==> inputs of run a <==
## calculator
module calculator (input CLOCK_50,
							input RESET,
							input KEYPRESSED,
							input [3:0] KEYCODE,
							input [3:0] KEY,
							output [0:6] HEX0, HEX1, HEX2, HEX3, HEX4, HEX5, HEX6, HEX7
							);
clock: 58.1 ns
lec_check: 0
abc_area: 0
cap_margin: 20
cell_pad_in_sites_global_placement: 1
core_aspect_ratio: 0.5
core_margin: 3
core_utilization: 64
cts_cluster_diameter: 53
place_density: 0.48
setup_slack_margin: 5.0
slew_margin: 0
run.sh (not shown) runs the stock make flow with config.mk's settings and CLKGATE_MAP_FILE=.
==> run b (differences from run a) <==
==> flow/config.mk (replaced) <==
export PLATFORM = sky130hd
export DESIGN_NAME = calculator
export DESIGN_NICKNAME = calculator
export VERILOG_FILES = /design/flow/design.v
export SDC_FILE = /design/flow/constraint.sdc
export NUM_CORES = 4
export LEC_CHECK = 0
export ABC_AREA = 1
export CAP_MARGIN = 20
export CORE_ASPECT_RATIO = 0.5
export CORE_MARGIN = 2
export CORE_UTILIZATION = 72
export CTS_CLUSTER_DIAMETER = 376
export CTS_CLUSTER_SIZE = 99
export PLACE_DENSITY = 0.38
export SETUP_SLACK_MARGIN = 5.0
export SLEW_MARGIN = 20
==> flow/constraint.sdc (replaced) <==
create_clock -name core_clock -period 21.5 [get_ports {CLOCK_50}]
set_input_delay 4.3000 -clock core_clock [delete_from_list [all_inputs] [get_ports {CLOCK_50}]]
set_output_delay 4.3000 -clock core_clock [all_outputs]
set_load 0.01 [all_outputs]
==> summary of the runs <==
- Between run a and run b, the lower die area is in run b (gap 19%, measured against run b).
- Against run a, the synthesized area of run b is lower by 4.1%.
- Run b died in global routing (5_1_grt) with GRT-0116. Run a completed with no timing, DRC or antenna violations.
- Against run b, the synthesized cell count of run a is lower by 15%.

========
==> amber: inputs <==
Starting RTL as in the previous note.
make LEC_CHECK=0 ABC_AREA=1 CAP_MARGIN=20 CELL_PAD_IN_SITES_GLOBAL_PLACEMENT=1 CORE_MARGIN=3 CORE_UTILIZATION=58 CTS_CLUSTER_DIAMETER=253 PLACE_DENSITY=0.48 SETUP_SLACK_MARGIN=-1.56 SLEW_MARGIN=0 finish   # period 21.3 ns
==> cedar (differences from amber) <==
- CELL_PAD_IN_SITES_GLOBAL_PLACEMENT: 1 -> 0
- CORE_MARGIN: 3 -> 2
- CORE_UTILIZATION: 58 -> 64
- CTS_CLUSTER_DIAMETER: 253 -> 53
- SETUP_SLACK_MARGIN: -1.56 -> 5.0
==> flow/constraint.sdc (replaced) <==
create_clock -name core_clock -period 68.8 [get_ports {CLOCK_50}]
set_input_delay 13.7600 -clock core_clock [delete_from_list [all_inputs] [get_ports {CLOCK_50}]]
set_output_delay 13.7600 -clock core_clock [all_outputs]
set_load 0.01 [all_outputs]
==> sierra (differences from amber) <==
- CAP_MARGIN: 20 -> 15
- CELL_PAD_IN_SITES_GLOBAL_PLACEMENT: 1 -> unset
- CORE_MARGIN: 3 -> 2
- CORE_UTILIZATION: 58 -> 70
- CTS_CLUSTER_DIAMETER: 253 -> unset
- CTS_CLUSTER_SIZE: unset -> 34
- PLACE_DENSITY: 0.48 -> unset
- SETUP_SLACK_MARGIN: -1.56 -> unset
- SLEW_MARGIN: 0 -> 20
==> flow/constraint.sdc (replaced) <==
create_clock -name core_clock -period 17.4 [get_ports {CLOCK_50}]
set_input_delay 3.4800 -clock core_clock [delete_from_list [all_inputs] [get_ports {CLOCK_50}]]
set_output_delay 3.4800 -clock core_clock [all_outputs]
set_load 0.01 [all_outputs]
==> notes <==
Die size: sierra < cedar < amber. cedar completed with no timing, DRC or antenna violations. sierra failed in 5_1_grt. amber aborted during 5_1_grt with ODB-0269. In synthesized cell count, sierra and amber do not differ. Synthesized area is the same in sierra and cedar.

========
==> inputs of juniper <==
Starting RTL as in the previous note.
Design calculator, start of the top module:
module calculator (input CLOCK_50,
							input RESET,
							input KEYPRESSED,
							input [3:0] KEYCODE,
							input [3:0] KEY,
							output [0:6] HEX0, HEX1, HEX2, HEX3, HEX4, HEX5, HEX6, HEX7
							);
		wire clockmain = CLOCK_50;
		wire rst = RESET;
		wire [3:0] keycode = KEYCODE;
		wire keystrobe;
		wire load_A, load_B;
		wire bksp_A, bksp_B;
		posedgetrigger keypressedge (.clock(clockmain), .rst(rst), .signal(KEYPRESSED), .strobe(keystrobe));
		wire dig_strobe, reset_strobe, ex_strobe, op_strobe, sub_strobe;
		wire [3:0] dig_code;
		wire [1:0] op_code;
		inputhandler keypad (
			.keystrobe(keystrobe),
			.keycode(keycode),
			.dig_strobe(dig_strobe),
			.reset_strobe(reset_strobe),
			.ex_strobe(ex_strobe),
			.op_strobe(op_strobe),
			.sub_strobe(sub_strobe),
			.dig_code(dig_code),
			.op_code(op_code)
		);
		wire bksp_strobe, MS_strobe, MR_strobe, MC_strobe;
		PBhandler PB (
			.KEY(KEY),
			.clock(clockmain),
			.rst(rst),
			.bksp_strobe(bksp_strobe),
			.MS_strobe(MS_strobe),
			.MR_strobe(MR_strobe),
			.MC_strobe(MC_strobe)
		);
		wire [1:0] display_select;
		wire load_op, reset_state, execute, load_A_mem, load_B_mem, load_mem, clear_mem;
		control FSM (
			.dig_in(dig_strobe),
			.reset_in(reset_strobe),
			.ex_in(ex_strobe),
			.op_in(op_strobe),
			.bksp_in(bksp_strobe),
			.MS_in(MS_strobe),
			.MR_in(MR_strobe),
			.MC_in(MC_strobe),
			.sub_in(sub_strobe),
			.clock(clockmain),
			.rst(rst),
			.bksp_A(bksp_A),
			.bksp_B(bksp_B),
			.load_A(load_A),
			.load_B(load_B),
			.load_mem(load_mem),
			.clear_mem(clear_mem),
			.load_A_mem(load_A_mem),
			.load_B_mem(load_B_mem),
			.load_op(load_op),
			.reset_out(reset_state),
			.execute(execute),  
  ...
make LEC_CHECK=0 ABC_AREA=1 CAP_MARGIN=5 CORE_MARGIN=2 CORE_UTILIZATION=71 CTS_CLUSTER_DIAMETER=297 MAX_ROUTING_LAYER=met4 SLEW_MARGIN=20 finish   # period 27.3 ns
==> inputs of indigo, as changes to juniper <==
Settings changed: CAP_MARGIN 5 to 0, CORE_UTILIZATION 71 to 72, CTS_CLUSTER_DIAMETER 297 to 256, MAX_ROUTING_LAYER met4 to unset, SETUP_SLACK_MARGIN set to 4.1.
==> flow/constraint.sdc (replaced) <==
create_clock -name core_clock -period 33.8 [get_ports {CLOCK_50}]
set_input_delay 6.7600 -clock core_clock [delete_from_list [all_inputs] [get_ports {CLOCK_50}]]
set_output_delay 6.7600 -clock core_clock [all_outputs]
set_load 0.01 [all_outputs]
==> inputs of quartz, as changes to juniper <==
Settings changed: CAP_MARGIN 5 to 20, CORE_UTILIZATION 71 to 31, CTS_CLUSTER_DIAMETER 297 to unset, MAX_ROUTING_LAYER met4 to unset.
==> flow/constraint.sdc (replaced) <==
create_clock -name core_clock -period 38.4 [get_ports {CLOCK_50}]
set_input_delay 7.6800 -clock core_clock [delete_from_list [all_inputs] [get_ports {CLOCK_50}]]
set_output_delay 7.6800 -clock core_clock [all_outputs]
set_load 0.01 [all_outputs]
==> run summary <==
status = complete, but fails checks
SO Viols = setup timing
Register Area = 4810 sq um
setup ws final = -0.567 ns
Area Overhead vs Synth = 14.6%
Row Count = 98
required time of the worst setup path = 27.72 ns
Final setup viols = 28
Die X = 271 microns
core area = 71100 sq um
slowest CP cell = ha_1
clk latency late pin = 0.57 ns
The numbers above come from juniper.

==> run summary <==
status = finished clean
required time of the worst setup path = 34.23 ns
clk latency late pin = 0.57 ns
setup ws final = 5.00 ns
Die X = 270 microns
PortBufs = 66
Row Count = 97
core area = 69900 sq um
Final setup viols = 0
Register Area = 4810 sq um
HP Class = register to register
The numbers above come from indigo.

==> run summary <==
status = finished clean
Row Count = 148
critical-path maximum fanout = 33
Die X = 409 microns
mi-comb count = 6909
core area = 163000 sq um
setup ws final = 3.90 ns
Die Height = 409 microns
initial antenna violation count = 0
Register Area = 4790 sq um
clk latency late pin = 0.58 ns
grt ovf = 0
maximum clock frequency = 29.0 MHz
required time of the worst setup path = 38.68 ns
The numbers above come from quartz.


========
==> job 9027: inputs <==
calculator again, from the RTL that the note above started with.
clock: 31.8 ns
lec_check: 0
abc_area: 1
cap_margin: 20
cell_pad_in_sites_global_placement: 0
core_margin: 2
core_utilization: 50
max_routing_layer: met4
min_routing_layer: met1
slew_margin: 5
==> job 6176 (differences from job 9027) <==
- CELL_PAD_IN_SITES_GLOBAL_PLACEMENT: 0 -> default
- CORE_UTILIZATION: 50 -> 71
- MIN_ROUTING_LAYER: met1 -> default
- SLEW_MARGIN: 5 -> 20
==> flow/constraint.sdc (replaced) <==
create_clock -name core_clock -period 24.2 [get_ports {CLOCK_50}]
set_input_delay 4.8400 -clock core_clock [delete_from_list [all_inputs] [get_ports {CLOCK_50}]]
set_output_delay 4.8400 -clock core_clock [all_outputs]
set_load 0.01 [all_outputs]
==> job 6738 (differences from job 9027) <==
- CELL_PAD_IN_SITES_GLOBAL_PLACEMENT: 0 -> default
- CORE_UTILIZATION: 50 -> 62
- CTS_CLUSTER_SIZE: default -> 96
- MAX_ROUTING_LAYER: met4 -> default
- MIN_ROUTING_LAYER: met1 -> default
- SLEW_MARGIN: 5 -> 20
==> flow/constraint.sdc (replaced) <==
create_clock -name core_clock -period 21.4 [get_ports {CLOCK_50}]
set_input_delay 4.2800 -clock core_clock [delete_from_list [all_inputs] [get_ports {CLOCK_50}]]
set_output_delay 4.2800 -clock core_clock [all_outputs]
set_load 0.01 [all_outputs]
==> results.cfg <==
; generated from flow reports
[floorplan]
coreArea_um2 = 71120
fp.dieW_um = 271.4
fp_util = 0.7140
num_rows = 98

[outcome]
error_line = [ERROR GRT-0232] Routing congestion too high. Check the congestion heatmap in the GUI.
outcome = stopped before the end
stop_stage = global routing (5_1_grt)

[placement]
post_dp_cell_area_um2 = 59850
routabilityCongestion = 1.069
# the run above: job 6176

==> results.cfg <==
; generated from flow reports
[floorplan]
coreArea_um2 = 80810
fp_util = 0.6284
fp.dieW_um = 290.2
num_rows = 104

[outcome]
outcome = finished with violations
violations = negative setup slack

[final_timing]
fin_ws_ns = -6.004
finalSetupViolations = 42

[placement]
routabilityCongestion = 1.031

[detailed_routing]
wirelength_met1_um = 70310
# the run above: job 6738

==> results.cfg <==
; generated from flow reports
[outcome]
outcome = finished clean

[placement]
routabilityCongestion = 1.003
post_dp_cell_area_um2 = 53650

[floorplan]
fp_util = 0.5056
coreArea_um2 = 100400
num_rows = 116

[cells_and_area]
comb_area_frac = 0.7190

[hold_path]
worstHoldPathCells = 2

[critical_path]
arrival_ns = 29.67
crit_end = alu_1.result[2]

[logic_synthesis]
async_flop_share = 0

[global_routing]
busiest_layer = met2
# the run above: job 9027

